==> flow/design.v <==
module ALU(
    clk,
    rst_n,
    valid,
    ready,
    mode,
    in_A,
    in_B,
    out
);
    input         clk, rst_n;
    input         valid;
    input  [1:0]  mode;  
    output        ready;
    input  [31:0] in_A, in_B;
    output [63:0] out;
    parameter IDLE = 3'd0;
    parameter MUL  = 3'd1;
    parameter DIV  = 3'd2;
    parameter AND  = 3'd3;
    parameter AVG  = 3'd4;
    parameter OUT  = 3'd5;
    reg  [ 2:0] state, state_nxt;
    reg  [ 4:0] counter, counter_nxt;
    reg  [64:0] shreg, shreg_nxt;  
    reg  [31:0] alu_in, alu_in_nxt;
    reg  [32:0] alu_out;
    reg         ready_;
    assign ready = ready_;
    assign out = shreg[63:0];
    always @(*) begin
        case(state)
            IDLE: begin
                if (valid) 
                    case (mode)
                        0 : state_nxt = MUL;
                        1 : state_nxt = DIV;
                        2 : state_nxt = AND;
                        3 : state_nxt = AVG;
                    endcase
                else state_nxt = IDLE;
            end
            MUL : state_nxt = (counter != 31) ? MUL : OUT;
            DIV : state_nxt = (counter != 31) ? DIV : OUT;
            AND : state_nxt = OUT;
            AVG : state_nxt = OUT;
            OUT : state_nxt = IDLE;
            default : state_nxt = IDLE;
        endcase
    end
    always @(*) begin
        if ((state == MUL) || (state == DIV)) counter_nxt = counter + 1; 
        else                                  counter_nxt = 0;
    end
    always @(*) begin
        case(state)
            IDLE: begin
                if (valid) alu_in_nxt = in_B;
                else       alu_in_nxt = 0;
            end
            OUT : alu_in_nxt = 0;
            default: alu_in_nxt = alu_in;
        endcase
    end
    always @(*) begin
        case (state)
            MUL : begin
                if (shreg[0]) alu_out = shreg[63:32] + alu_in;
                else          alu_out = shreg[63:32];
            end
            DIV : alu_out = shreg[64:32] - {1'b0, alu_in};
            AND : alu_out = shreg[31:0] & alu_in;
            AVG : alu_out = (shreg[31:0] + alu_in) >> 1;
            default alu_out = 0;
        endcase
    end
    always @(*) begin
        case (state)
            IDLE: begin
                if (valid) begin
                    shreg_nxt = {33'b0, in_A};
                    if (state_nxt == DIV) shreg_nxt = shreg_nxt << 1;                 
                end
                else shreg_nxt = 0;
            end
            MUL : shreg_nxt = {1'b0, alu_out, shreg[31:1]};
            DIV : begin
                if (shreg[64:32] < {1'b0, alu_in}) shreg_nxt = shreg << 1;
                else                      shreg_nxt = {alu_out[31:0], shreg[31:0], 1'b1};
                if (counter == 31) shreg_nxt = {1'b0, shreg_nxt[64:33], shreg_nxt[31:0]};
            end
            AND : shreg_nxt = {32'b0, alu_out};
            AVG : shreg_nxt = {32'b0, alu_out};
            OUT : shreg_nxt = 0;
            default : shreg_nxt = 0;
        endcase
    end
    always @(posedge clk or negedge rst_n) begin
        if (!rst_n) begin
            state   <= IDLE;
            counter <= 0;
            shreg   <= 0;
            alu_in  <= 0;
            ready_  <= 0;
        end
        else begin
            state   <= state_nxt;
            counter <= counter_nxt;
            shreg   <= shreg_nxt;
            alu_in  <= alu_in_nxt;
            ready_  <= (state_nxt == OUT) ? 1 : 0;
        end
    end
endmodule
==> flow/run.sh <==
#!/bin/bash
# the make line also repeats each setting of config.mk as NAME=value (left out here)
make -C /OpenROAD-flow-scripts/flow DESIGN_CONFIG=/design/flow/config.mk WORK_HOME=/design/flow/orfs CLKGATE_MAP_FILE= finish
==> flow/config.mk <==
export PLATFORM = sky130hd
export DESIGN_NAME = ALU
export DESIGN_NICKNAME = ALU
export VERILOG_FILES = /design/flow/design.v
export SDC_FILE = /design/flow/constraint.sdc
export NUM_CORES = 4
export LEC_CHECK = 0
export CAP_MARGIN = 20
export CELL_PAD_IN_SITES_DETAIL_PLACEMENT = 2
export CORE_ASPECT_RATIO = 0.54
export CORE_MARGIN = 2
export CORE_UTILIZATION = 39
export SLEW_MARGIN = 10
export TNS_END_PERCENT = 30
==> flow/constraint.sdc <==
create_clock -name core_clock -period 10.0 [get_ports {clk}]
set_input_delay 2.0000 -clock core_clock [delete_from_list [all_inputs] [get_ports {clk}]]
set_output_delay 2.0000 -clock core_clock [all_outputs]
set_load 0.01 [all_outputs]
==> impl_metrics.csv, run 1 <==
group,metric,value,unit
synthesis,synth_top_cell_by_count,"nand2_1",
floorplan,die_x,245,um
synthesis,ys_sh_simple,0.173,
route,ant_nets,0,
synthesis,edf_count,0,
critical_path,cp-endpoint,"shreg[11]",
route,drtIter0Drc,2276,
grt,busiest_layer,"met1",
synthesis,yosysWarningCount,1,
synthesis,synth_seq_share,0.223,
finish,syn2layout_area_growth,12.1,%
critical_path,r2r-start,"counter[0]",
critical_path,r2r_slack,4.37,ns
floorplan,die_h,134,um
grt,grt_overflow,0,
floorplan,rows,47,
synthesis,synthDistinctLibCells,81,
clock_tree,postCtsSetupBuffers,0,
grt,grt.total_usage,0.390,
route,post-route-drc-count,0,
final_timing,rsz0062_at_grt,"no",
synthesis,syn_avg_cell_area,7.95,um2
route,wire_per_inst,32.6,um
finish,fin_util,0.446,
synthesis,fp_nets,1705,
grt,antenna_found_initial,3,
synthesis,synth_flops,109,
synthesis,top_cell_area_share,0.221,
synthesis,yosys.area.top_type,"dfrtp_1",
power,p_switching,2.71,mW
synthesis,ys_sh_adder,0.104,
power,p_comb,3.35,mW
final_timing,min_period_over_period,0.575,
critical_path,end_kind,"flip-flop",
clock_tree,root_buffer,"clkbuf_16",
route,firstDrtPassIters,8,
power,clockPowerShare,0.086,
synthesis,aoi_share,0.299,
power,power_leakage,5.87,nW
run,cap_violations,0,
final_timing,setup_violations,0,
synthesis,topCombFamilyByArea,"AND-OR/OR-AND gates",
synthesis,yosysChipArea,0.0122,mm2
run,tool_warnings,58,
floorplan,core_area,0.0307,mm2
final_timing,finalCriticalPeriod,5.75,ns
critical_path,worst-path-stages,10,
clock_tree,cts_resized,0,
floorplan,chipArea,0.0328,mm2
run_status,status,"no timing/DRC/antenna violations",
critical_path,crit_fanout,26,
power,pg_clk,393,uW
grt,use_met1,0.576,
power,ir_drop,0.169,mV
floorplan,pin_count,134,
clock_tree,cts_tree,"yes",
critical_path,r2r_cells,13,
min_path,min_path_type,"flip-flop to flip-flop",
synthesis,yosys_most_used_dff,"dfrtp_1",
clock_tree,clock-sinks,109,
critical_path,arrival,5.98,ns
critical_path,cp.required,10.23,ns
final_timing,final_max_slew_viol_count,0,
synthesis,mux_share,0.0622,
synthesis,ys_cells,1536,
power,pwr-share-seq,0.185,
critical_path,crit_top_cell,"o21ai_0",
synthesis,common_cells,"nand2_1, a21oi_1, nor2_1, dfrtp_1, ha_1",
grt,grt_max_degree,63,
synthesis,post_synth_instance_area,0.0122,mm2
critical_path,r2r_end,"shreg[11]",
power,power_leader,"combinational logic",
final_timing,fmax,0.174,GHz
clock_tree,clock_latency,0.41,ns
synthesis,area_leaders,"dfrtp_1, ha_1, a21oi_1",
min_path,whs_path_depth,1,
critical_path,critPathSlowestCell,"and2_1",
place,place.port_buffers,133,
synthesis,syn-instance-count,1536,
min_path,hp-start,"counter[0]",
final_timing,final-hold-violation-count,0,
place,gp_congestion,0.987,
power,swShare,0.590,
clock_tree,numCtsBuffers,9,
power,seq-power,848,uW
clock_tree,cts_hold_buf,0,
clock_tree,clk_path_buf_depth,2,
synthesis,xor_share,0.0459,
synthesis,synth-async-reset-ratio,1.00,
critical_path,worst_path_dominant_cell_family,"simple AND/OR/NAND/NOR gates",
critical_path,worstSetupPathType,"input port to flip-flop",
final_timing,fin_skew,0.0238,ns
grt,grt_pass1_wl,94.8,mm
route,num_vias,13716,
route,routed_wl,64.2,mm
finish,fin_nets,1712,
clock_tree,htree_num_levels,3,
power,p_per_area,335,mW/mm2
clock_tree,clk_pin_slew,0.09,ns
critical_path,worstSetupStartpointType,"input port",
final_timing,finalSetupTns,0,ns
place,dp_hpwl,49.6,mm
min_path,worst_hold_path.endpoint,"counter[0]",
grt,use_met3,0.156,
critical_path,worstPathCellList,"clkdlybuf4s50_1 -> and2_1 -> nand2_1 -> o21ai_0 -> nor2_1 -> nor3_2 -> buf_4 -> mux2_2 -> a222oi_1 -> o21ai_0",
power,intPower,1.88,mW
final_timing,max_slew.worst_pin.slew,1.16,ns
floorplan,initial_core_util,0.398,
critical_path,cp-startpoint,"valid",
final_timing,relSlewSlack,0.220,
place,dp_slack,4.06,ns
critical_path,crit_buf_inv,2,
route,routed_via_density,6.97,
final_timing,setup_slack,4.25,ns
critical_path,crit_path_max_incr_delay,0.68,ns
grt,grt_pass1_vias,14022,
power,p_comb_frac,0.730,
grt,gr-usage-met2,0.520,
-- through the flow --
stage               instances  instance area, um2  power, mW  hold WS (ns)
floorplan                1536               12200       2.77         0.433
global placement         1945               13400       3.77         0.450
detailed placement       1946               13400       3.96         0.473
CTS                      1962               13700       4.41         0.485
global route             1964               13700       4.76         0.518
finish                   1968               13700       4.59         0.480
-- metal layers --
layer  part of all wire  wire (um)
met1               0.44      28400
met2               0.38      24500
met3               0.16       9960
met4              0.021       1320
met5            0.00020         13
-- final cells by class --
cell class	count	area, um2
diodes	4	10.0
clock buffers	10	229
clock inverters	6	53.8
fillers	3527	17000
inverters	73	274
multi-input cells	1194	8380
flip-flops and latches	109	2730
well taps	416	520
repair buffers	156	1500
==> run 2, diff against run 1 <==
Settings changed: CAP_MARGIN 20 to 30, CELL_PAD_IN_SITES_DETAIL_PLACEMENT 2 to not set, CORE_ASPECT_RATIO 0.54 to not set, CORE_UTILIZATION 39 to 67, GPL_TIMING_DRIVEN set to 1, HOLD_SLACK_MARGIN set to -0.1, MIN_ROUTING_LAYER set to met1, SETUP_SLACK_MARGIN set to 0.07, SLEW_MARGIN 10 to 20, TNS_END_PERCENT 30 to not set.
Clock period 10.0 ns to 3.21 ns, I/O delays scaled along.
==> run 2 against run 1 <==
The flow now stops in 4_1_cts; synthesized cell count stayed put; die area is 41% lower; area after synthesis unchanged.
==> impl_metrics.csv, run 2 <==
group,metric,value,unit
synthesis,aoi_share,0.299,
run_status,status,"did not finish",
synthesis,syn-instance-count,1536,
place,placed_cell_area,0.0160,mm2
synthesis,common_cells,"nand2_1, a21oi_1, nor2_1, dfrtp_1, ha_1",
floorplan,rows,49,
synthesis,synth-async-reset-ratio,1.00,
synthesis,edf_count,0,
synthesis,synth_seq_share,0.223,
synthesis,xor_share,0.0459,
synthesis,syn_avg_cell_area,7.95,um2
floorplan,chipArea,0.0193,mm2
floorplan,die_x,139,um
synthesis,fp_nets,1705,
floorplan,core_area,0.0179,mm2
place,dp_hpwl,40.3,mm
floorplan,pin_count,134,
synthesis,ys_sh_adder,0.104,
synthesis,top_cell_area_share,0.221,
synthesis,area_leaders,"dfrtp_1, ha_1, a21oi_1",
synthesis,yosys_most_used_dff,"dfrtp_1",
synthesis,ys_sh_simple,0.173,
floorplan,initial_core_util,0.682,
run_status,haltStage,"4_1_cts",
place,place.port_buffers,133,
synthesis,post_synth_instance_area,0.0122,mm2
synthesis,yosysWarningCount,1,
synthesis,yosysChipArea,0.0122,mm2
floorplan,die_h,139,um
synthesis,topCombFamilyByArea,"AND-OR/OR-AND gates",
synthesis,ys_cells,1536,
place,gp_congestion,1.12,
synthesis,synth_top_cell_by_count,"nand2_1",
synthesis,synth_flops,109,
synthesis,synthDistinctLibCells,81,
synthesis,mux_share,0.0622,
run_status,error_line,"[ERROR DPL-0033] detailed placement checks failed during check placement.",
synthesis,yosys.area.top_type,"dfrtp_1",
==> run 2: metrics by stage <==
step                      utilization  hold WS, ns  setup WS (ns)  cells
after floorplan                     -        0.346         -0.194   1536
after detailed placement        0.895        0.466         -0.439   2124
after global placement          0.895        0.455         -0.373   2124
==> run 3, diff against run 2 <==
Settings changed: ABC_AREA set to 1, CORE_ASPECT_RATIO set to 0.5, CORE_MARGIN 2 to 7, CORE_UTILIZATION 67 to 47, CTS_CLUSTER_DIAMETER set to 330, CTS_CLUSTER_SIZE set to 98, GPL_ROUTABILITY_DRIVEN set to 0, HOLD_SLACK_MARGIN -0.1 to not set, PLACE_DENSITY set to 0.75, SETUP_SLACK_MARGIN 0.07 to 0.29, SLEW_MARGIN 20 to 40, TNS_END_PERCENT set to 15.
Clock period 3.21 ns to 5.1 ns, I/O delays scaled along.
==> run 3 against run 2 <==
Now clean on timing, DRC and antenna; die area rose by 88%; synthesized cell count grew 65%; area after synthesis rose by 19%.
==> impl_metrics.csv, run 3 <==
group,metric,value,unit
run_status,status,"no timing/DRC/antenna violations",
route,routed_via_density,5.73,
clock_tree,numCtsBuffers,9,
clock_tree,clock-sinks,109,
power,pg_clk,745,uW
clock_tree,cts_hold_buf,0,
synthesis,mux_share,0,
critical_path,r2r-start,"shreg[32]",
final_timing,finalCriticalPeriod,3.19,ns
critical_path,worst-path-stages,11,
clock_tree,postCtsSetupBuffers,0,
synthesis,topCombFamilyByArea,"simple AND/OR/NAND/NOR gates",
synthesis,synth_top_cell_by_count,"nand2_1",
synthesis,yosysWarningCount,1,
synthesis,xor_share,0.00603,
floorplan,initial_core_util,0.479,
synthesis,yosysChipArea,0.0145,mm2
synthesis,synthDistinctLibCells,53,
synthesis,yosys_most_used_dff,"dfrtp_1",
route,num_vias,16775,
critical_path,r2r_cells,14,
floorplan,die_h,138,um
power,seq-power,1.45,mW
synthesis,area_leaders,"nand2_1, dfrtp_1, inv_1",
synthesis,ys_sh_simple,0.405,
run,tool_warnings,58,
critical_path,worstPathCellList,"clkdlybuf4s50_1 -> nand2_2 -> nor2_4 -> inv_1 -> nor2_1 -> or2_4 -> nand3_4 -> inv_4 -> or2_0 -> o21ai_1 -> o2111ai_1",
power,pwr-share-seq,0.183,
place,dp_hpwl,46.0,mm
power,power_leader,"combinational logic",
grt,grt_pass1_vias,14555,
critical_path,worst_path_dominant_cell_family,"simple AND/OR/NAND/NOR gates",
power,p_per_area,506,mW/mm2
synthesis,synth_seq_share,0.188,
power,ir_drop,0.305,mV
synthesis,ys_cells,2530,
grt,grt_overflow,0,
grt,grt_max_degree,68,
route,ant_nets,0,
synthesis,ys_sh_adder,0.0877,
critical_path,cp-startpoint,"valid",
synthesis,yosys.area.top_type,"nand2_1",
final_timing,rsz0062_at_grt,"no",
critical_path,end_kind,"flip-flop",
critical_path,cp.required,5.39,ns
route,diodes,0,
synthesis,synth_flops,109,
critical_path,r2r_end,"shreg[14]",
clock_tree,cts_tree,"yes",
grt,antenna_found_initial,1,
critical_path,crit_fanout,37,
clock_tree,clock_latency,0.39,ns
clock_tree,clk_pin_slew,0.08,ns
synthesis,fp_nets,2699,
finish,fin_cells,2930,
synthesis,edf_count,0,
critical_path,crit_buf_inv,3,
power,clockPowerShare,0.094,
clock_tree,cts_resized,0,
finish,syn2layout_area_growth,8.14,%
place,dp_slack,1.55,ns
synthesis,syn_avg_cell_area,5.74,um2
power,swShare,0.608,
place,dp_cells,2914,
grt,use_met1,0.431,
final_timing,finalSetupTns,0,ns
min_path,hp-start,"counter[0]",
route,post-route-drc-count,0,
final_timing,setup_violations,0,
min_path,worst_hold_path.endpoint,"counter[0]",
final_timing,fmax,0.314,GHz
final_timing,setup_slack,1.91,ns
critical_path,worstSetupPathType,"input port to flip-flop",
clock_tree,clk_path_buf_depth,2,
synthesis,aoi_share,0.135,
floorplan,die_x,263,um
clock_tree,root_buffer,"clkbuf_16",
critical_path,worstSetupStartpointType,"input port",
critical_path,arrival,3.48,ns
final_timing,final-hold-violation-count,0,
synthesis,top_cell_area_share,0.224,
floorplan,pin_count,134,
min_path,whs_path_depth,1,
grt,grt_pass1_wl,85.3,mm
power,p_comb,5.75,mW
clock_tree,htree_num_levels,3,
route,firstDrtPassIters,6,
final_timing,final_max_slew_viol_count,0,
min_path,min_path_type,"flip-flop to flip-flop",
route,drtIter0Drc,2346,
power,power_leakage,8.55,nW
final_timing,fin_skew,0.00786,ns
grt,use_met3,0.131,
synthesis,common_cells,"nand2_1, inv_1, nand3_1, nor2_1, a21oi_1",
synthesis,post_synth_instance_area,0.0145,mm2
power,p_switching,4.83,mW
grt,gr-usage-met2,0.401,
power,intPower,3.11,mW
critical_path,crit_path_max_incr_delay,0.51,ns
grt,busiest_layer,"met1",
route,wire_per_inst,19.5,um
final_timing,relSlewSlack,0.476,
critical_path,r2r_slack,1.96,ns
floorplan,core_area,0.0303,mm2
floorplan,rows,45,
synthesis,synth-async-reset-ratio,1.00,
final_timing,min_period_over_period,0.625,
finish,fin_nets,2695,
final_timing,max_slew.worst_pin.slew,0.785,ns
critical_path,cp-endpoint,"shreg[23]",
floorplan,chipArea,0.0363,mm2
critical_path,critPathSlowestCell,"clkdlybuf4s50_1",
grt,grt.total_usage,0.299,
place,place.port_buffers,133,
route,routed_wl,57.1,mm
synthesis,syn-instance-count,2530,
power,p_comb_frac,0.723,
run,cap_violations,0,
-- run 3: cell type report --
| type | count | area [um2] |
|---|---|---|
| repair buffers | 142 | 1400 |
| well taps | 399 | 499 |
| flip-flops and latches | 109 | 2730 |
| multi-input cells | 1849 | 9220 |
| fillers | 3116 | 14600 |
| inverters | 415 | 1570 |
| clock inverters | 7 | 67.6 |
| clock buffers | 9 | 225 |
-- run 3: through the flow --
| stage | cell area, um2 | power, mW | hold slack (ns) | util |
|---|---|---|---|---|
| floorplan | 14500 | 5.52 | 0.433 | - |
| global placement | 15400 | 6.83 | 0.452 | 0.508 |
| detailed placement | 15400 | 6.89 | 0.462 | 0.508 |
| CTS | 15700 | 7.64 | 0.474 | 0.518 |
| global route | 15700 | 8.45 | 0.490 | 0.518 |
| finish | 15700 | 7.95 | 0.470 | 0.518 |
-- run 3: layer usage --
| layer | wire length [um] | vias up |
|---|---|---|
| li1 | - | 7943 |
| met1 | 24700 | 7663 |
| met2 | 21300 | 1074 |
| met3 | 9730 | 93 |
| met4 | 1290 | 2 |
| met5 | 20 | - |
==> run 4, diff against run 3 <==
Settings changed: ABC_AREA 1 to 0, CAP_MARGIN 30 to 0, CORE_ASPECT_RATIO 0.5 to not set, CORE_MARGIN 7 to 2, CORE_UTILIZATION 47 to 72, CTS_CLUSTER_DIAMETER 330 to 355, CTS_CLUSTER_SIZE 98 to 99, GPL_ROUTABILITY_DRIVEN 0 to not set, GPL_TIMING_DRIVEN 1 to not set, MIN_ROUTING_LAYER met1 to not set, PLACE_DENSITY 0.75 to not set, PLACE_DENSITY_LB_ADDON set to 0.01, SETUP_SLACK_MARGIN 0.29 to not set, SLEW_MARGIN 40 to 20.
Clock period 5.1 ns to 2.92 ns, I/O delays scaled along.
==> run 4 against run 3 <==
The flow now stops in 3_5_place_dp; synthesized cell count down 39%; area after synthesis down 16%; die area fell by 50%.
==> impl_metrics.csv, run 4 <==
group,metric,value,unit
floorplan,pin_count,134,
place,place.port_buffers,133,
floorplan,die_h,134,um
synthesis,area_leaders,"dfrtp_1, ha_1, a21oi_1",
synthesis,edf_count,0,
synthesis,synth_top_cell_by_count,"nand2_1",
synthesis,fp_nets,1705,
synthesis,ys_cells,1536,
synthesis,yosys.area.top_type,"dfrtp_1",
synthesis,ys_sh_simple,0.173,
synthesis,yosysChipArea,0.0122,mm2
floorplan,core_area,0.0166,mm2
synthesis,common_cells,"nand2_1, a21oi_1, nor2_1, dfrtp_1, ha_1",
synthesis,syn_avg_cell_area,7.95,um2
synthesis,post_synth_instance_area,0.0122,mm2
synthesis,synth_flops,109,
synthesis,synth-async-reset-ratio,1.00,
synthesis,yosysWarningCount,1,
synthesis,synthDistinctLibCells,81,
synthesis,syn-instance-count,1536,
synthesis,ys_sh_adder,0.104,
synthesis,mux_share,0.0622,
synthesis,synth_seq_share,0.223,
synthesis,topCombFamilyByArea,"AND-OR/OR-AND gates",
synthesis,top_cell_area_share,0.221,
floorplan,chipArea,0.0180,mm2
run_status,status,"did not finish",
floorplan,rows,47,
run_status,error_line,"[ERROR DPL-0038] Utilization greater than 100%, impossible to legalize",
synthesis,xor_share,0.0459,
synthesis,yosys_most_used_dff,"dfrtp_1",
run_status,haltStage,"3_5_place_dp",
floorplan,die_x,134,um
synthesis,aoi_share,0.299,
floorplan,initial_core_util,0.737,
place,gp_congestion,1.18,
[run 4: metrics by stage]
stage	setup WS, ns	power [mW]	setup TNS (ns)
after floorplan	-0.484	9.63	-8.24
after global placement	-0.549	15.6	-17.97
==> run 5, diff against run 4 <==
Settings changed: ABC_AREA 0 to not set, CAP_MARGIN 0 to 15, CTS_CLUSTER_DIAMETER 355 to 242, CTS_CLUSTER_SIZE 99 to 53, HOLD_SLACK_MARGIN set to 0.29, PLACE_DENSITY set to 0.8, PLACE_DENSITY_LB_ADDON 0.01 to not set, TNS_END_PERCENT 15 to not set.
Clock period 2.92 ns to 3.76 ns, I/O delays scaled along.
==> run 5 against run 4 <==
The layout now fails its checks (setup timing); die area did not move; synthesized cell count did not move; area after synthesis did not move.
==> impl_metrics.csv, run 5 <==
group,metric,value,unit
run_status,status,"failed layout checks",
run_status,violations,"setup timing",
floorplan,rows,47,
grt,use_met1,0.638,
power,p_comb_frac,0.758,
synthesis,aoi_share,0.299,
place,place.port_buffers,133,
finish,fin_util,0.878,
min_path,min_path_type,"input port to async pin",
critical_path,end_kind,"flip-flop",
synthesis,mux_share,0.0622,
floorplan,core_area,0.0166,mm2
power,pwr-share-seq,0.155,
floorplan,pin_count,134,
critical_path,critPathSlowestCell,"a211oi_2",
critical_path,worstSetupPathType,"flip-flop to flip-flop",
final_timing,setup_violations,1,
clock_tree,clk_pin_slew,0.09,ns
clock_tree,numCtsBuffers,9,
final_timing,relSlewSlack,0.471,
route,routed_wl,48.2,mm
power,p_total,12.3,mW
clock_tree,root_buffer,"clkbuf_16",
route,post-route-drc-count,0,
power,p_comb,9.34,mW
synthesis,yosys.area.top_type,"dfrtp_1",
place,gp_congestion,1.12,
synthesis,ys_cells,1536,
critical_path,crit_fanout,11,
critical_path,worstSetupStartpointType,"flip-flop",
synthesis,synth-async-reset-ratio,1.00,
place,placed_cell_area,0.0141,mm2
clock_tree,htree_num_levels,3,
route,routed_via_density,7.62,
floorplan,initial_core_util,0.737,
synthesis,synth_seq_share,0.223,
final_timing,setup_slack,-0.0254,ns
power,pg_clk,1.07,mW
route,wire_per_inst,25.5,um
synthesis,xor_share,0.0459,
floorplan,die_x,134,um
synthesis,syn_avg_cell_area,7.95,um2
grt,grt_overflow,0,
clock_tree,clock-sinks,109,
critical_path,r2r_slack,-0.03,ns
finish,final_area,0.0146,mm2
critical_path,crit_path_max_incr_delay,0.52,ns
power,power_leader,"combinational logic",
finish,fin_nets,1832,
final_timing,fmax,0.264,GHz
place,dp_hpwl,33.8,mm
final_timing,max_slew.worst_pin.slew,0.791,ns
grt,busiest_layer,"met2",
critical_path,crit_buf_inv,2,
route,num_vias,14387,
floorplan,chipArea,0.0180,mm2
grt,use_met3,0.203,
floorplan,die_h,134,um
synthesis,top_cell_area_share,0.221,
power,ir_drop,0.417,mV
synthesis,yosysWarningCount,1,
run,tool_warnings,61,
finish,syn2layout_area_growth,19.2,%
synthesis,synth_flops,109,
synthesis,fp_nets,1705,
final_timing,final_max_slew_viol_count,0,
synthesis,yosysChipArea,0.0122,mm2
critical_path,cp-endpoint,"shreg[60]",
grt,grt_max_degree,65,
synthesis,syn-instance-count,1536,
grt,antenna_found_initial,1,
critical_path,r2r_end,"shreg[60]",
finish,comb_area,0.00851,mm2
final_timing,min_period_over_period,1.01,
route,ant_nets,0,
run,cap_violations,0,
power,intPower,5.88,mW
critical_path,cp-startpoint,"alu_in[4]",
clock_tree,clock_latency,0.39,ns
power,p_per_area,847,mW/mm2
power,power_leakage,6.51,nW
final_timing,final-hold-violation-count,0,
synthesis,synthDistinctLibCells,81,
power,swShare,0.523,
synthesis,ys_sh_simple,0.173,
clock_tree,clk_path_buf_depth,2,
clock_tree,cts_tree,"yes",
critical_path,worstPathCellList,"inv_1 -> ha_2 -> nor2b_1 -> a211oi_2 -> a2111oi_4 -> a211oi_2 -> buf_4 -> nor3_1 -> nor3b_1 -> xnor2_1 -> a21oi_1 -> a31oi_1 -> o221ai_1",
finish,fillers,923,
critical_path,cp.required,4.01,ns
synthesis,common_cells,"nand2_1, a21oi_1, nor2_1, dfrtp_1, ha_1",
power,p_switching,6.44,mW
critical_path,worst-path-stages,13,
synthesis,yosys_most_used_dff,"dfrtp_1",
route,drtIter0Drc,3286,
critical_path,crit_top_cell,"a211oi_2",
synthesis,area_leaders,"dfrtp_1, ha_1, a21oi_1",
grt,grt_pass1_vias,13677,
grt,gr-usage-met2,0.755,
power,seq-power,1.91,mW
route,diodes,0,
synthesis,post_synth_instance_area,0.0122,mm2
route,firstDrtPassIters,15,
critical_path,r2r_cells,13,
synthesis,synth_top_cell_by_count,"nand2_1",
final_timing,finalCriticalPeriod,3.79,ns
final_timing,finalSetupTns,-0.0254,ns
critical_path,worst_path_dominant_cell_family,"AND-OR/OR-AND gates",
synthesis,ys_sh_adder,0.104,
final_timing,fin_skew,0.0170,ns
grt,grt.total_usage,0.515,
synthesis,topCombFamilyByArea,"AND-OR/OR-AND gates",
power,clockPowerShare,0.087,
critical_path,r2r-start,"alu_in[4]",
grt,grt_pass1_wl,72.7,mm
finish,seq_area,0.00273,mm2
synthesis,edf_count,0,
critical_path,arrival,4.04,ns
run 5: area by class of cell:
type / count / share of cell area
clock buffer: 9 / 0.0155
clock inverter: 7 / 0.00627
inverter: 73 / 0.0188
multi-input combinational: 1194 / 0.584
sequential: 109 / 0.188
tap: 220 / 0.0189
timing repair buffer: 276 / 0.168
run 5: layer usage:
metal  wire length [um]  up-vias
met5                 13        -
met2              19400     1495
met1              16500     6499
met4               4270        2
met3               8060      480
li1                   -     5911
run 5: what timing repair did:
action                                  in CTS  in global routing
cloned                                       0                  0
hold buffers                                 0                  0
pin swaps                                    0                  6
buffers inserted                             0                  5
gates resized                                7                 30
endpoints found under the setup margin      11                 34
hold endpoints to repair                     0                  0
run 5: per-stage QoR:
| step | cells | hold slack [ns] | setup slack (ns) |
|---|---|---|---|
| 6_report | 1888 | 0.364 | -0.0254 |
| 5_1_grt | 1888 | 0.421 | -0.0365 |
| 3_5_place_dp | 1867 | 0.464 | -0.0328 |
| 3_3_place_gp | 1867 | 0.454 | 0.0540 |
| 2_1_floorplan | 1536 | 0.433 | 0.0714 |
| 4_1_cts | 1883 | 0.398 | 0.0395 |
==> run 6, diff against run 5 <==
Settings changed: CAP_MARGIN 15 to 20, CORE_UTILIZATION 72 to 59, CTS_CLUSTER_DIAMETER 242 to not set, CTS_CLUSTER_SIZE 53 to not set, HOLD_SLACK_MARGIN 0.29 to not set, PLACE_DENSITY 0.8 to not set.
Clock period 3.76 ns to 4.38 ns, I/O delays scaled along.
==> run 6 against run 5 <==
First-iteration DRC count fell by 41%; global-route usage down 8.8 points; worst setup slack better by 0.19 ns; via count decreased by 8.3%; highest routed layer is now met4; synthesized cell count stayed put; power down 22%; sequential power decreased by about 10%; combinational power down 25%; clock skew increased by 0.0059 ns; register-to-register slack better by 0.19 ns; the run now finishes clean; final cell count decreased by 2.4%; clock power shrank about 10%.
==> impl_metrics.csv, run 6 <==
group,metric,value,unit
run_status,status,"no timing/DRC/antenna violations",
final_timing,fin_skew,0.0229,ns
synthesis,topCombFamilyByArea,"AND-OR/OR-AND gates",
power,seq-power,1.72,mW
route,post-route-drc-count,0,
synthesis,yosys_most_used_dff,"dfrtp_1",
critical_path,arrival,4.48,ns
floorplan,pin_count,134,
synthesis,fp_nets,1705,
critical_path,crit_fanout,4,
route,wire_per_inst,25.7,um
route,drtIter0Drc,1935,
synthesis,synthDistinctLibCells,81,
synthesis,synth-async-reset-ratio,1.00,
synthesis,yosys.area.top_type,"dfrtp_1",
power,p_switching,5.16,mW
synthesis,common_cells,"nand2_1, a21oi_1, nor2_1, dfrtp_1, ha_1",
finish,final_area,0.0138,mm2
critical_path,worstPathCellList,"inv_1 -> ha_1 -> fa_1 -> nand2b_1 -> a21oi_1 -> o21ai_0 -> a21oi_1 -> a311oi_1 -> buf_4 -> o31ai_1 -> nor4bb_1 -> or4_4 -> o21ai_0 -> a221o_1",
route,routed_wl,47.3,mm
power,power_leader,"combinational logic",
place,dp_hpwl,35.6,mm
finish,seq_area,0.00273,mm2
clock_tree,cts_tree,"yes",
place,gp_congestion,1.03,
route,diodes,0,
final_timing,final-hold-violation-count,0,
critical_path,worstSetupStartpointType,"flip-flop",
power,intPower,4.50,mW
final_timing,hold_ws,0.466,ns
floorplan,initial_core_util,0.602,
clock_tree,clk_path_buf_depth,2,
synthesis,xor_share,0.0459,
clock_tree,postCtsSetupBuffers,0,
critical_path,worstSetupPathType,"flip-flop to flip-flop",
clock_tree,clk_pin_slew,0.10,ns
synthesis,ys_sh_simple,0.173,
synthesis,synth_seq_share,0.223,
critical_path,r2r_cells,14,
critical_path,cp.required,4.64,ns
route,ant_nets,0,
final_timing,relSlewSlack,0.252,
grt,grt.total_usage,0.427,
synthesis,ys_cells,1536,
route,firstDrtPassIters,10,
min_path,min_path_type,"flip-flop to flip-flop",
power,swShare,0.534,
synthesis,yosysWarningCount,1,
final_timing,rsz0062_at_grt,"no",
clock_tree,numCtsBuffers,9,
final_timing,finalCriticalPeriod,4.22,ns
power,power_leakage,6.02,nW
power,pwr-share-seq,0.178,
grt,grt_pass1_vias,12516,
min_path,worst_hold_path.endpoint,"counter[0]",
synthesis,post_synth_instance_area,0.0122,mm2
route,routed_via_density,7.16,
power,clockPowerShare,0.099,
power,pg_clk,959,uW
floorplan,rows,52,
clock_tree,root_buffer,"clkbuf_16",
finish,comb_area,0.00838,mm2
run,tool_warnings,60,
synthesis,area_leaders,"dfrtp_1, ha_1, a21oi_1",
critical_path,r2r-start,"shreg[32]",
power,ir_drop,0.405,mV
critical_path,cp-startpoint,"shreg[32]",
synthesis,yosysChipArea,0.0122,mm2
power,p_comb,6.98,mW
synthesis,syn-instance-count,1536,
critical_path,worst_path_dominant_cell_family,"AND-OR/OR-AND gates",
floorplan,die_h,148,um
finish,fillers,1791,
run,cap_violations,0,
critical_path,cp-endpoint,"shreg[63]",
critical_path,crit_path_max_incr_delay,0.48,ns
clock_tree,clock_latency,0.39,ns
finish,fin_nets,1737,
clock_tree,cts_resized,0,
final_timing,fmax,0.237,GHz
synthesis,aoi_share,0.299,
final_timing,final_max_slew_viol_count,0,
grt,antenna_found_initial,0,
floorplan,chipArea,0.0219,mm2
floorplan,die_x,148,um
final_timing,finalSetupTns,0,ns
critical_path,worst-path-stages,14,
critical_path,end_kind,"flip-flop",
final_timing,min_period_over_period,0.963,
clock_tree,cts_hold_buf,0,
synthesis,ys_sh_adder,0.104,
place,place.port_buffers,133,
grt,grt_max_degree,72,
grt,grt_pass1_wl,72.4,mm
power,p_comb_frac,0.723,
power,p_per_area,701,mW/mm2
min_path,hp-start,"counter[0]",
place,placed_cell_area,0.0134,mm2
clock_tree,htree_num_levels,3,
clock_tree,clock-sinks,109,
finish,syn2layout_area_growth,12.7,%
final_timing,max_slew.worst_pin.slew,1.11,ns
min_path,whs_path_depth,1,
synthesis,top_cell_area_share,0.221,
synthesis,edf_count,0,
floorplan,core_area,0.0203,mm2
critical_path,critPathSlowestCell,"o31ai_1",
route,num_vias,13192,
critical_path,r2r_slack,0.16,ns
synthesis,mux_share,0.0622,
grt,grt_overflow,0,
critical_path,r2r_end,"shreg[63]",
critical_path,crit_buf_inv,2,
synthesis,synth_flops,109,
final_timing,setup_violations,0,
synthesis,synth_top_cell_by_count,"nand2_1",
synthesis,syn_avg_cell_area,7.95,um2
run 6: final cells by class:
type	count	share of cell area
Multi-Input combinational cell	1194	0.608
Sequential cell	109	0.198
Timing Repair Buffer	181	0.124
Tap cell	270	0.0245
Inverter	73	0.0199
Clock buffer	9	0.0164
Clock inverter	7	0.00818
run 6: metal layers:
| layer | wire, um | vias to the layer above | global-route usage |
|---|---|---|---|
| li1 | - | 5759 | - |
| met1 | 18300 | 6215 | 0.581 |
| met2 | 20200 | 1031 | 0.656 |
| met3 | 6320 | 187 | 0.0944 |
| met4 | 2490 | 0 | 0.187 |
| met5 | 0 | - | 0 |
run 6: metrics by stage:
step | utilization | instances | setup slack (ns) | power (mW)
floorplan | - | 1536 | 0.597 | 6.33
global placement | 0.662 | 1827 | 0.354 | 8.32
detailed placement | 0.662 | 1827 | 0.384 | 8.36
CTS | 0.678 | 1843 | 0.361 | 9.37
global route | 0.678 | 1843 | 0.0264 | 10.2
finish | 0.678 | 1843 | 0.164 | 9.65
==> run 7, diff against run 6 <==
Settings changed: CAP_MARGIN 20 to 15, CORE_UTILIZATION 59 to 72, CTS_CLUSTER_SIZE set to 89, HOLD_SLACK_MARGIN set to 0.29, PLACE_DENSITY set to 0.8.
Clock period 4.38 ns to 3.85 ns, I/O delays scaled along.
==> run 7 against run 6 <==
The layout now fails its checks (setup timing); global-route usage is 11 points higher; area after synthesis stayed put; core utilization is 20 points higher; sequential share of layout area is 1.1 points lower; clock skew is 0.0056 ns lower; clock-buffer cell count stayed put; power is 29% higher.
==> impl_metrics.csv, run 7 <==
group,metric,value,unit
run_status,status,"failed layout checks",
run_status,violations,"setup timing",
grt,grt.total_usage,0.540,
critical_path,worstPathCellList,"ha_1 -> buf_4 -> nor3_2 -> o21ai_2 -> a2111oi_4 -> a211oi_1 -> nor4_2 -> buf_4 -> a31oi_2 -> o41ai_2 -> xor2_1 -> a211oi_1 -> a221o_1",
synthesis,yosys_most_used_dff,"dfrtp_1",
floorplan,chipArea,0.0180,mm2
route,post-route-drc-count,0,
finish,fin_cells,1900,
floorplan,core_area,0.0166,mm2
run,cap_violations,0,
synthesis,top_cell_area_share,0.221,
final_timing,setup_slack,-0.0551,ns
synthesis,fp_nets,1705,
final_timing,final_max_slew_viol_count,0,
synthesis,synth-async-reset-ratio,1.00,
critical_path,cp-startpoint,"shreg[35]",
synthesis,synthDistinctLibCells,81,
grt,antenna_found_initial,2,
critical_path,arrival,4.18,ns
floorplan,die_x,134,um
finish,syn2layout_area_growth,19.7,%
clock_tree,clk_pin_slew,0.10,ns
synthesis,ys_sh_simple,0.173,
critical_path,worstSetupStartpointType,"flip-flop",
synthesis,common_cells,"nand2_1, a21oi_1, nor2_1, dfrtp_1, ha_1",
synthesis,ys_sh_adder,0.104,
final_timing,max_slew.worst_pin.slew,0.943,ns
final_timing,rsz0062_at_grt,"yes",
power,swShare,0.529,
place,dp_slack,-0.0742,ns
synthesis,xor_share,0.0459,
synthesis,mux_share,0.0622,
finish,fin_nets,1844,
synthesis,edf_count,0,
synthesis,yosysWarningCount,1,
power,intPower,5.87,mW
synthesis,synth_seq_share,0.223,
power,p_comb,9.51,mW
floorplan,initial_core_util,0.737,
power,pg_clk,1.07,mW
place,gp_congestion,1.05,
clock_tree,numCtsBuffers,9,
grt,grt_max_degree,64,
route,ant_nets,0,
critical_path,crit_fanout,8,
clock_tree,clock-sinks,109,
clock_tree,htree_num_levels,3,
synthesis,yosys.area.top_type,"dfrtp_1",
grt,grt_overflow,0,
critical_path,critPathSlowestCell,"a2111oi_4",
synthesis,post_synth_instance_area,0.0122,mm2
route,firstDrtPassIters,17,
critical_path,end_kind,"flip-flop",
grt,grt_pass1_vias,14206,
synthesis,topCombFamilyByArea,"AND-OR/OR-AND gates",
critical_path,worstSetupPathType,"flip-flop to flip-flop",
synthesis,area_leaders,"dfrtp_1, ha_1, a21oi_1",
power,p_switching,6.59,mW
final_timing,fin_skew,0.0173,ns
power,p_total,12.5,mW
floorplan,pin_count,134,
synthesis,syn_avg_cell_area,7.95,um2
place,place.port_buffers,133,
finish,fillers,852,
synthesis,synth_top_cell_by_count,"nand2_1",
final_timing,min_period_over_period,1.01,
critical_path,cp.required,4.13,ns
final_timing,final-hold-violation-count,0,
synthesis,yosysChipArea,0.0122,mm2
power,clockPowerShare,0.086,
grt,grt_pass1_wl,75.4,mm
place,dp_cells,1873,
route,num_vias,14910,
critical_path,crit_buf_inv,2,
critical_path,r2r_slack,-0.06,ns
place,dp_hpwl,35.5,mm
synthesis,ys_cells,1536,
power,power_leakage,6.54,nW
critical_path,r2r_cells,13,
clock_tree,clk_path_buf_depth,2,
floorplan,rows,47,
clock_tree,cts_hold_buf,0,
power,seq-power,1.88,mW
power,ir_drop,0.580,mV
critical_path,r2r_end,"shreg[63]",
power,p_comb_frac,0.763,
power,power_leader,"combinational logic",
clock_tree,clock_latency,0.39,ns
route,diodes,0,
critical_path,crit_path_max_incr_delay,0.51,ns
clock_tree,root_buffer,"clkbuf_16",
finish,fin_util,0.882,
final_timing,relSlewSlack,0.369,
final_timing,setup_violations,3,
synthesis,syn-instance-count,1536,
final_timing,finalCriticalPeriod,3.91,ns
run,tool_warnings,61,
final_timing,hold_ws,0.501,ns
synthesis,synth_flops,109,
clock_tree,cts_tree,"yes",
critical_path,cp-endpoint,"shreg[63]",
floorplan,die_h,134,um
power,pwr-share-seq,0.151,
synthesis,aoi_share,0.299,
critical_path,worst-path-stages,13,
critical_path,r2r-start,"shreg[35]",
route,routed_via_density,7.85,
power,p_per_area,852,mW/mm2
route,wire_per_inst,27.0,um
route,drtIter0Drc,3195,
route,routed_wl,51.3,mm
final_timing,fmax,0.256,GHz
critical_path,worst_path_dominant_cell_family,"AND-OR/OR-AND gates",
min_path,min_path_type,"input port to async pin",
[run 7: layout make-up]
class	count	area, um2	area share
sequential	109	2740	0.187
timing repair buffer	288	2530	0.173
tap	220	275	0.0188
multi-input combinational	1194	8480	0.580
clock buffer	9	225	0.0154
inverter	73	274	0.0187
clock inverter	7	101	0.00693
[run 7: stage by stage]
| stage | setup TNS, ns | instance area [um2] |
|---|---|---|
| 2_1_floorplan | 0 | 12200 |
| 3_3_place_gp | 0 | 14100 |
| 3_5_place_dp | -0.0806 | 14100 |
| 4_1_cts | 0 | 14500 |
| 5_1_grt | -1.45 | 14600 |
| 6_report | -0.0650 | 14600 |
[run 7: timing repair]
action | 4_1_cts | 5_1_grt
gates resized | 4 | 22
pin swaps | 0 | 5
endpoints found under the setup margin | 5 | 18
setup buffers | 0 | 11
hold endpoints to repair | 0 | 0
[run 7: per-layer routing]
layer  track usage  up-vias  wire [um]  part of all wire
met1         0.632     6692      16800              0.33
met2         0.795     1715      20900              0.41
met4         0.367        2       4650             0.091
met3         0.237      558       8950              0.17
li1              -     5943          -                 -
met5        0.0167        -         17           0.00033
==> run 8, diff against run 7 <==
Settings changed: ABC_AREA set to 1, CAP_MARGIN 15 to 40, CELL_PAD_IN_SITES_DETAIL_PLACEMENT set to 0, CELL_PAD_IN_SITES_GLOBAL_PLACEMENT set to 3, CORE_ASPECT_RATIO set to 0.88, CORE_MARGIN 2 to 7, CORE_UTILIZATION 72 to 53, CTS_CLUSTER_SIZE 89 to 87, GPL_ROUTABILITY_DRIVEN set to 0, GPL_TIMING_DRIVEN set to 1, HOLD_SLACK_MARGIN 0.29 to not set, MAX_ROUTING_LAYER set to met5, MIN_ROUTING_LAYER set to met1, PLACE_DENSITY 0.8 to not set, PLACE_DENSITY_LB_ADDON set to 0.27, SLEW_MARGIN 20 to 0.
Clock period 3.85 ns to 7.15 ns, I/O delays scaled along.
==> run 8 against run 7 <==
Synthesized cell count up 65%; area after synthesis up 19%; the flow now stops in 3_1_place_gp_skip_io; die area up 79%.
==> impl_metrics.csv, run 8 <==
group,metric,value,unit
synthesis,ys_cells,2530,
synthesis,yosys.area.top_type,"nand2_1",
run_status,haltStage,"3_1_place_gp_skip_io",
floorplan,rows,56,
synthesis,top_cell_area_share,0.224,
synthesis,area_leaders,"nand2_1, dfrtp_1, inv_1",
synthesis,post_synth_instance_area,0.0145,mm2
synthesis,topCombFamilyByArea,"simple AND/OR/NAND/NOR gates",
synthesis,syn_avg_cell_area,5.74,um2
floorplan,core_area,0.0268,mm2
floorplan,die_x,190,um
synthesis,syn-instance-count,2530,
floorplan,initial_core_util,0.543,
run_status,status,"did not finish",
synthesis,synth_flops,109,
synthesis,yosys_most_used_dff,"dfrtp_1",
floorplan,die_h,169,um
synthesis,xor_share,0.00603,
synthesis,yosysWarningCount,1,
synthesis,yosysChipArea,0.0145,mm2
synthesis,fp_nets,2699,
run_status,error_line,"[ERROR FLW-0024] Place density exceeds 1.0 (current PLACE_DENSITY_LB_ADDON =  0.27). Please check if the value of  PLACE_DENSITY_LB_ADDON is between 0 and 0.99.",
synthesis,synthDistinctLibCells,53,
synthesis,common_cells,"nand2_1, inv_1, nand3_1, nor2_1, a21oi_1",
synthesis,synth-async-reset-ratio,1.00,
synthesis,edf_count,0,
synthesis,aoi_share,0.135,
synthesis,mux_share,0,
synthesis,ys_sh_adder,0.0877,
floorplan,chipArea,0.0323,mm2
synthesis,synth_seq_share,0.188,
synthesis,ys_sh_simple,0.405,
synthesis,synth_top_cell_by_count,"nand2_1",
==> run 9, diff against run 8 <==
Settings changed: ABC_AREA 1 to not set, CAP_MARGIN 40 to 20, CELL_PAD_IN_SITES_DETAIL_PLACEMENT 0 to not set, CELL_PAD_IN_SITES_GLOBAL_PLACEMENT 3 to not set, CORE_ASPECT_RATIO 0.88 to not set, CORE_MARGIN 7 to 10, CORE_UTILIZATION 53 to 24, CTS_CLUSTER_SIZE 87 to 55, GPL_ROUTABILITY_DRIVEN 0 to 1, GPL_TIMING_DRIVEN 1 to not set, MAX_ROUTING_LAYER met5 to met4, MIN_ROUTING_LAYER met1 to not set, PLACE_DENSITY_LB_ADDON 0.27 to not set, SLEW_MARGIN 0 to 20.
Clock period 7.15 ns to 4.44 ns, I/O delays scaled along.
==> run 9 against run 8 <==
The run now finishes clean; synthesized cell count shrank 39%; die area grew 87%; area after synthesis shrank 16%.
==> impl_metrics.csv, run 9 <==
group,metric,value,unit
run_status,status,"no timing/DRC/antenna violations",
synthesis,synth_seq_share,0.223,
grt,grt.total_usage,0.185,
route,ant_nets,0,
finish,fin_util,0.290,
synthesis,syn-instance-count,1536,
synthesis,syn_avg_cell_area,7.95,um2
finish,fin_cells,2290,
route,drtIter0Drc,1840,
critical_path,arrival,4.47,ns
floorplan,pin_count,134,
critical_path,r2r_end,"shreg[63]",
floorplan,die_x,246,um
critical_path,crit_buf_inv,1,
clock_tree,clk_pin_slew,0.07,ns
synthesis,yosys_most_used_dff,"dfrtp_1",
final_timing,finalCriticalPeriod,4.20,ns
min_path,min_path_type,"flip-flop to flip-flop",
min_path,hp-start,"counter[0]",
final_timing,rsz0062_at_grt,"no",
power,intPower,4.65,mW
critical_path,end_kind,"flip-flop",
run,tool_warnings,58,
final_timing,final_max_slew_viol_count,0,
clock_tree,root_buffer,"clkbuf_16",
critical_path,cp.required,4.71,ns
clock_tree,clk_path_buf_depth,2,
final_timing,setup_violations,0,
place,gp_congestion,0.968,
min_path,worst_hold_path.endpoint,"counter[0]",
clock_tree,cts_resized,0,
synthesis,xor_share,0.0459,
synthesis,yosysChipArea,0.0122,mm2
final_timing,final-hold-violation-count,0,
final_timing,fin_skew,0.0153,ns
finish,fin_nets,1785,
critical_path,critPathSlowestCell,"a221oi_1",
final_timing,finalSetupTns,0,ns
synthesis,area_leaders,"dfrtp_1, ha_1, a21oi_1",
critical_path,worst_path_dominant_cell_family,"AND-OR/OR-AND gates",
critical_path,r2r_slack,0.24,ns
synthesis,synthDistinctLibCells,81,
place,place.port_buffers,133,
critical_path,crit_fanout,11,
place,dp_cells,2277,
power,pwr-share-seq,0.174,
route,num_vias,12928,
route,wire_per_inst,24.3,um
synthesis,mux_share,0.0622,
synthesis,synth_top_cell_by_count,"nand2_1",
power,p_total,9.92,mW
route,routed_via_density,5.65,
critical_path,worstSetupPathType,"flip-flop to flip-flop",
floorplan,rows,82,
critical_path,cp-endpoint,"shreg[63]",
critical_path,r2r_cells,12,
synthesis,synth_flops,109,
route,routed_wl,55.6,mm
final_timing,max_slew.worst_pin.slew,1.04,ns
power,p_switching,5.27,mW
synthesis,post_synth_instance_area,0.0122,mm2
critical_path,cp-startpoint,"shreg[40]",
synthesis,yosysWarningCount,1,
run,cap_violations,0,
clock_tree,clock_latency,0.40,ns
clock_tree,cts_hold_buf,0,
critical_path,worst-path-stages,12,
floorplan,initial_core_util,0.243,
min_path,whs_path_depth,1,
synthesis,ys_sh_simple,0.173,
synthesis,fp_nets,1705,
synthesis,common_cells,"nand2_1, a21oi_1, nor2_1, dfrtp_1, ha_1",
synthesis,synth-async-reset-ratio,1.00,
clock_tree,postCtsSetupBuffers,0,
critical_path,crit_path_max_incr_delay,0.62,ns
final_timing,min_period_over_period,0.946,
finish,syn2layout_area_growth,19.2,%
synthesis,top_cell_area_share,0.221,
clock_tree,htree_num_levels,3,
power,power_leakage,6.22,nW
synthesis,yosys.area.top_type,"dfrtp_1",
clock_tree,clock-sinks,109,
power,power_leader,"combinational logic",
clock_tree,cts_tree,"yes",
floorplan,chipArea,0.0603,mm2
grt,antenna_found_initial,0,
route,diodes,0,
power,p_comb,7.40,mW
route,firstDrtPassIters,6,
synthesis,ys_sh_adder,0.104,
floorplan,die_h,246,um
synthesis,ys_cells,1536,
power,clockPowerShare,0.081,
power,p_per_area,681,mW/mm2
place,dp_hpwl,43.3,mm
clock_tree,numCtsBuffers,9,
power,ir_drop,0.335,mV
power,pg_clk,800,uW
critical_path,worstPathCellList,"ha_1 -> a21o_1 -> a21oi_1 -> o22ai_1 -> a21oi_1 -> nand2_1 -> a211oi_1 -> xnor2_1 -> a221oi_1 -> buf_4 -> a211oi_1 -> a221o_1",
route,post-route-drc-count,0,
synthesis,topCombFamilyByArea,"AND-OR/OR-AND gates",
synthesis,aoi_share,0.299,
synthesis,edf_count,0,
grt,grt_pass1_wl,82.9,mm
power,seq-power,1.73,mW
power,swShare,0.531,
final_timing,fmax,0.238,GHz
finish,fillers,5481,
grt,grt_overflow,0,
grt,grt_max_degree,63,
final_timing,relSlewSlack,0.306,
floorplan,core_area,0.0503,mm2
critical_path,r2r-start,"shreg[40]",
power,p_comb_frac,0.746,
critical_path,worstSetupStartpointType,"flip-flop",
grt,grt_pass1_vias,12558,
run 9: routing by layer:
layer / track usage / vias to the layer above / wire length [um]
met3: 0.0195 / 46 / 3550
met5: - / - / 0
met1: 0.256 / 6422 / 26300
met2: 0.282 / 623 / 24800
met4: 0.0505 / 0 / 929
li1: - / 5837 / -
run 9: layout make-up:
class / instances / area, um2 / area share
Multi-Input combinational cell: 1194 / 8380 / 0.575
Sequential cell: 109 / 2730 / 0.188
Timing Repair Buffer: 229 / 2090 / 0.143
Tap cell: 672 / 841 / 0.0577
Inverter: 73 / 274 / 0.0188
Clock buffer: 10 / 239 / 0.0164
Clock inverter: 3 / 15.0 / 0.00103
run 9: through the flow:
| stage | hold WS, ns | area (um2) | setup slack, ns |
|---|---|---|---|
| after floorplan | 0.433 | 12200 | 0.657 |
| final | 0.464 | 14600 | 0.239 |
| after global placement | 0.451 | 14300 | 0.349 |
| after detailed placement | 0.454 | 14300 | 0.295 |
| after global routing | 0.499 | 14600 | 0.105 |
| after CTS | 0.464 | 14600 | 0.278 |
==> run 10, diff against run 9 <==
Settings changed: CAP_MARGIN 20 to 25, CELL_PAD_IN_SITES_DETAIL_PLACEMENT set to 1, CORE_ASPECT_RATIO set to 0.88, CORE_MARGIN 10 to 7, CORE_UTILIZATION 24 to 22, CTS_CLUSTER_SIZE 55 to not set, GPL_ROUTABILITY_DRIVEN 1 to 0, GPL_TIMING_DRIVEN set to 1, MIN_ROUTING_LAYER set to met1, PLACE_DENSITY_LB_ADDON set to 0.27, SLEW_MARGIN 20 to 0.
Clock period 4.44 ns to 5.1 ns, I/O delays scaled along.
==> run 10 against run 9 <==
Maximum frequency shrank 5.2%; highest routed layer unchanged; area after synthesis unchanged; clock skew is 0.0062 ns higher; core utilization is 2.9 points lower; final area down 2.4%; synthesized cell count is the same; critical path depth fell by 1; routed wire length is 1.2% higher; sequential share of layout area increased by 0.46 points; final cell count grew 0.52%; first-iteration DRC count down 24%; sequential power shrank 9%.
==> impl_metrics.csv, run 10 <==
group,metric,value,unit
power,p_total,8.42,mW
run,cap_violations,0,
power,seq-power,1.58,mW
synthesis,xor_share,0.0459,
floorplan,die_x,265,um
power,power_leakage,5.94,nW
floorplan,pin_count,134,
critical_path,crit_buf_inv,2,
clock_tree,clk_path_buf_depth,2,
synthesis,mux_share,0.0622,
final_timing,max_slew.worst_pin.slew,1.02,ns
critical_path,crit_fanout,15,
run_status,status,"no timing/DRC/antenna violations",
grt,grt.total_usage,0.178,
synthesis,aoi_share,0.299,
clock_tree,cts_resized,0,
power,p_switching,4.68,mW
critical_path,r2r_end,"shreg[38]",
final_timing,setup_violations,0,
route,firstDrtPassIters,7,
finish,seq_area,0.00273,mm2
floorplan,core_area,0.0546,mm2
synthesis,syn-instance-count,1536,
synthesis,synth_top_cell_by_count,"nand2_1",
synthesis,synth-async-reset-ratio,1.00,
critical_path,worst_path_dominant_cell_family,"AND-OR/OR-AND gates",
synthesis,synthDistinctLibCells,81,
critical_path,r2r-start,"alu_in[15]",
run,tool_warnings,58,
critical_path,end_kind,"flip-flop",
power,pwr-share-seq,0.188,
final_timing,relSlewSlack,0.314,
final_timing,final_max_slew_viol_count,0,
finish,syn2layout_area_growth,16.4,%
synthesis,ys_cells,1536,
synthesis,area_leaders,"dfrtp_1, ha_1, a21oi_1",
synthesis,ys_sh_simple,0.173,
clock_tree,cts_tree,"yes",
grt,grt_pass1_vias,12861,
power,p_comb_frac,0.724,
power,power_leader,"combinational logic",
synthesis,synth_flops,109,
floorplan,chipArea,0.0623,mm2
power,p_comb,6.09,mW
route,drtIter0Drc,1397,
power,p_per_area,592,mW/mm2
synthesis,top_cell_area_share,0.221,
final_timing,final-hold-violation-count,0,
critical_path,arrival,4.71,ns
synthesis,edf_count,0,
synthesis,synth_seq_share,0.223,
floorplan,die_h,235,um
clock_tree,numCtsBuffers,9,
final_timing,finalSetupTns,0,ns
grt,grt_overflow,0,
synthesis,topCombFamilyByArea,"AND-OR/OR-AND gates",
route,wire_per_inst,24.4,um
synthesis,syn_avg_cell_area,7.95,um2
synthesis,ys_sh_adder,0.104,
critical_path,critPathSlowestCell,"ha_1",
route,post-route-drc-count,0,
min_path,min_path_type,"input port to async pin",
critical_path,cp.required,5.38,ns
power,intPower,3.73,mW
route,num_vias,12689,
power,pg_clk,743,uW
grt,antenna_found_initial,2,
final_timing,finalCriticalPeriod,4.43,ns
synthesis,yosys.area.top_type,"dfrtp_1",
place,dp_cells,2284,
clock_tree,cts_hold_buf,0,
synthesis,fp_nets,1705,
finish,fin_cells,2302,
clock_tree,root_buffer,"clkbuf_16",
final_timing,fin_skew,0.0214,ns
critical_path,crit_path_max_incr_delay,0.63,ns
clock_tree,htree_num_levels,3,
grt,grt_pass1_wl,84.1,mm
final_timing,fmax,0.226,GHz
critical_path,cp-startpoint,"alu_in[15]",
critical_path,worstPathCellList,"inv_1 -> ha_1 -> nand4_1 -> or4_1 -> a21oi_1 -> a31oi_1 -> o211ai_4 -> buf_4 -> mux2i_1 -> mux2i_1 -> a22o_1",
place,placed_cell_area,0.0139,mm2
route,routed_wl,56.3,mm
synthesis,common_cells,"nand2_1, a21oi_1, nor2_1, dfrtp_1, ha_1",
synthesis,post_synth_instance_area,0.0122,mm2
power,clockPowerShare,0.088,
clock_tree,postCtsSetupBuffers,0,
critical_path,worstSetupPathType,"flip-flop to flip-flop",
critical_path,crit_top_cell,"mux2i_1",
synthesis,yosys_most_used_dff,"dfrtp_1",
final_timing,min_period_over_period,0.869,
power,ir_drop,0.229,mV
critical_path,cp-endpoint,"shreg[38]",
final_timing,rsz0062_at_grt,"no",
synthesis,yosysWarningCount,1,
clock_tree,clock-sinks,109,
place,dp_hpwl,44.6,mm
finish,fin_nets,1726,
floorplan,rows,80,
finish,comb_area,0.00838,mm2
critical_path,r2r_slack,0.67,ns
clock_tree,clk_pin_slew,0.08,ns
finish,final_area,0.0142,mm2
critical_path,worstSetupStartpointType,"flip-flop",
route,routed_via_density,5.51,
grt,grt_max_degree,50,
finish,fillers,6536,
floorplan,initial_core_util,0.224,
synthesis,yosysChipArea,0.0122,mm2
route,ant_nets,0,
critical_path,r2r_cells,11,
clock_tree,clock_latency,0.41,ns
power,swShare,0.557,
place,place.port_buffers,133,
critical_path,worst-path-stages,11,
run 10: area by class of cell:
cell class / count / area share
repair buffers: 170 / 0.114
diodes: 2 / 0.000352
inverters: 73 / 0.0193
clock buffers: 9 / 0.0158
well taps: 738 / 0.0650
flip-flops and latches: 109 / 0.192
multi-input cells: 1194 / 0.589
clock inverters: 7 / 0.00414
run 10: per-layer routing:
layer / GRT usage / routed length (um)
met1: 0.259 / 27500
met2: 0.257 / 23600
met3: 0.0278 / 4120
met4: 0.0413 / 1070
met5: - / 0
run 10: stage by stage:
| step | hold slack, ns | worst slack (ns) | utilization |
|---|---|---|---|
| 3_3_place_gp | 0.451 | 0.876 | 0.255 |
| 4_1_cts | 0.443 | 0.721 | 0.260 |
| 6_report | 0.459 | 0.668 | 0.261 |
| 3_5_place_dp | 0.462 | 0.781 | 0.255 |
| 5_1_grt | 0.461 | 0.525 | 0.261 |
| 2_1_floorplan | 0.433 | 1.32 | - |
==> run 11, diff against run 10 <==
Settings changed: CAP_MARGIN 25 to 30, CELL_PAD_IN_SITES_DETAIL_PLACEMENT 1 to not set, CORE_ASPECT_RATIO 0.88 to not set, CORE_MARGIN 7 to 2, CORE_UTILIZATION 22 to 70, CTS_CLUSTER_SIZE set to 80, GPL_ROUTABILITY_DRIVEN 0 to not set, HOLD_SLACK_MARGIN set to -0.1, MAX_ROUTING_LAYER met4 to not set, PLACE_DENSITY_LB_ADDON 0.27 to not set, SLEW_MARGIN 0 to 20.
Clock period 5.1 ns to 4.46 ns, I/O delays scaled along.
==> run 11 against run 10 <==
Clock power grew 16%; non-clock buffer count grew 8; combinational power grew 12%; global-route usage grew 32 points; routed wire length shrank 17%; maximum frequency grew 3.8%; clock-buffer cell count is the same; sequential share of layout area grew 0.78 points; clock skew shrank 0.0064 ns; flip-flop count is the same; core utilization grew 53 points; critical path type unchanged; largest cell class unchanged.
==> impl_metrics.csv, run 11 <==
group,metric,value,unit
route,num_vias,13567,
route,post-route-drc-count,0,
route,drtIter0Drc,1988,
power,p_comb,6.82,mW
floorplan,die_x,136,um
finish,fin_nets,1734,
power,pg_clk,863,uW
grt,antenna_found_initial,0,
final_timing,setup_violations,0,
critical_path,cp-startpoint,"alu_in[0]",
synthesis,ys_cells,1536,
grt,grt.total_usage,0.500,
power,ir_drop,0.379,mV
min_path,min_path_type,"flip-flop to flip-flop",
critical_path,crit_buf_inv,1,
power,pwr-share-seq,0.183,
synthesis,yosys.area.top_type,"dfrtp_1",
route,wire_per_inst,26.0,um
final_timing,fin_skew,0.0150,ns
clock_tree,postCtsSetupBuffers,0,
clock_tree,htree_num_levels,3,
clock_tree,cts_hold_buf,0,
synthesis,yosysWarningCount,1,
final_timing,rsz0062_at_grt,"no",
run,cap_violations,0,
finish,fillers,1232,
critical_path,r2r_end,"shreg[61]",
critical_path,critPathSlowestCell,"o21ai_0",
route,routed_wl,46.6,mm
critical_path,cp.required,4.75,ns
synthesis,topCombFamilyByArea,"AND-OR/OR-AND gates",
place,placed_cell_area,0.0133,mm2
power,p_switching,5.07,mW
power,power_leakage,5.98,nW
critical_path,worstPathCellList,"ha_1 -> fa_1 -> nand2b_1 -> a21oi_1 -> o21ai_0 -> a21oi_1 -> a311oi_1 -> buf_4 -> o31ai_1 -> nor4bb_1 -> or4_4 -> or3_1 -> o211ai_2",
clock_tree,clock_latency,0.38,ns
critical_path,worst-path-stages,13,
synthesis,area_leaders,"dfrtp_1, ha_1, a21oi_1",
power,clockPowerShare,0.092,
final_timing,max_slew.worst_pin.slew,0.941,ns
clock_tree,cts_resized,0,
power,p_comb_frac,0.725,
critical_path,r2r_slack,0.19,ns
clock_tree,cts_tree,"yes",
synthesis,xor_share,0.0459,
finish,comb_area,0.00838,mm2
synthesis,ys_sh_simple,0.173,
final_timing,fmax,0.234,GHz
critical_path,crit_top_cell,"a21oi_1",
finish,final_area,0.0137,mm2
floorplan,pin_count,134,
synthesis,synth_seq_share,0.223,
grt,grt_max_degree,59,
critical_path,worst_path_dominant_cell_family,"AND-OR/OR-AND gates",
route,firstDrtPassIters,17,
critical_path,cp-endpoint,"shreg[61]",
clock_tree,clock-sinks,109,
critical_path,arrival,4.56,ns
run_status,status,"no timing/DRC/antenna violations",
synthesis,edf_count,0,
finish,seq_area,0.00273,mm2
floorplan,die_h,136,um
synthesis,syn_avg_cell_area,7.95,um2
synthesis,synth-async-reset-ratio,1.00,
synthesis,synth_top_cell_by_count,"nand2_1",
synthesis,mux_share,0.0622,
grt,grt_pass1_vias,12897,
synthesis,yosys_most_used_dff,"dfrtp_1",
min_path,whs_path_depth,1,
power,swShare,0.539,
final_timing,final-hold-violation-count,0,
power,p_total,9.40,mW
place,dp_hpwl,34.2,mm
synthesis,aoi_share,0.299,
critical_path,r2r-start,"alu_in[0]",
critical_path,worstSetupStartpointType,"flip-flop",
finish,fin_util,0.795,
route,ant_nets,0,
power,power_leader,"combinational logic",
synthesis,fp_nets,1705,
synthesis,synth_flops,109,
clock_tree,root_buffer,"clkbuf_16",
critical_path,worstSetupPathType,"flip-flop to flip-flop",
place,gp_congestion,1.09,
final_timing,relSlewSlack,0.370,
floorplan,chipArea,0.0185,mm2
route,routed_via_density,7.56,
power,p_per_area,688,mW/mm2
clock_tree,numCtsBuffers,9,
run,tool_warnings,60,
floorplan,rows,48,
synthesis,top_cell_area_share,0.221,
synthesis,synthDistinctLibCells,81,
final_timing,finalCriticalPeriod,4.27,ns
floorplan,initial_core_util,0.711,
synthesis,ys_sh_adder,0.104,
synthesis,common_cells,"nand2_1, a21oi_1, nor2_1, dfrtp_1, ha_1",
critical_path,crit_path_max_incr_delay,0.76,ns
grt,grt_overflow,0,
critical_path,r2r_cells,13,
critical_path,end_kind,"flip-flop",
final_timing,hold_ws,0.503,ns
final_timing,final_max_slew_viol_count,0,
place,place.port_buffers,133,
final_timing,finalSetupTns,0,ns
synthesis,post_synth_instance_area,0.0122,mm2
power,intPower,4.33,mW
min_path,hp-start,"counter[0]",
final_timing,min_period_over_period,0.958,
finish,syn2layout_area_growth,11.8,%
clock_tree,clk_pin_slew,0.09,ns
route,diodes,0,
floorplan,core_area,0.0172,mm2
grt,grt_pass1_wl,71.0,mm
power,seq-power,1.72,mW
synthesis,yosysChipArea,0.0122,mm2
critical_path,crit_fanout,6,
synthesis,syn-instance-count,1536,
min_path,worst_hold_path.endpoint,"counter[0]",
clock_tree,clk_path_buf_depth,2,
## run 11: layout make-up
| type | instances | share of cell area |
|---|---|---|
| clock buffers | 9 | 0.0165 |
| clock inverters | 7 | 0.00586 |
| inverters | 73 | 0.0201 |
| multi-input cells | 1194 | 0.613 |
| flip-flops and latches | 109 | 0.200 |
| well taps | 225 | 0.0206 |
| repair buffers | 178 | 0.124 |
## run 11: routing by layer
metal / global-route usage / wire length (um) / vias to the layer above
li1: - / - / 5739
met1: 0.638 / 16500 / 6213
met2: 0.726 / 19200 / 1303
met3: 0.159 / 7250 / 312
met4: 0.322 / 3600 / 0
met5: 0 / 0 / -
## run 11: per-stage QoR
stage	cells	setup slack, ns
floorplan	1536	0.677
global placement	1778	0.478
detailed placement	1778	0.465
CTS	1794	0.419
global route	1795	0.112
finish	1795	0.189
Power and IR drop assume default switching activity.
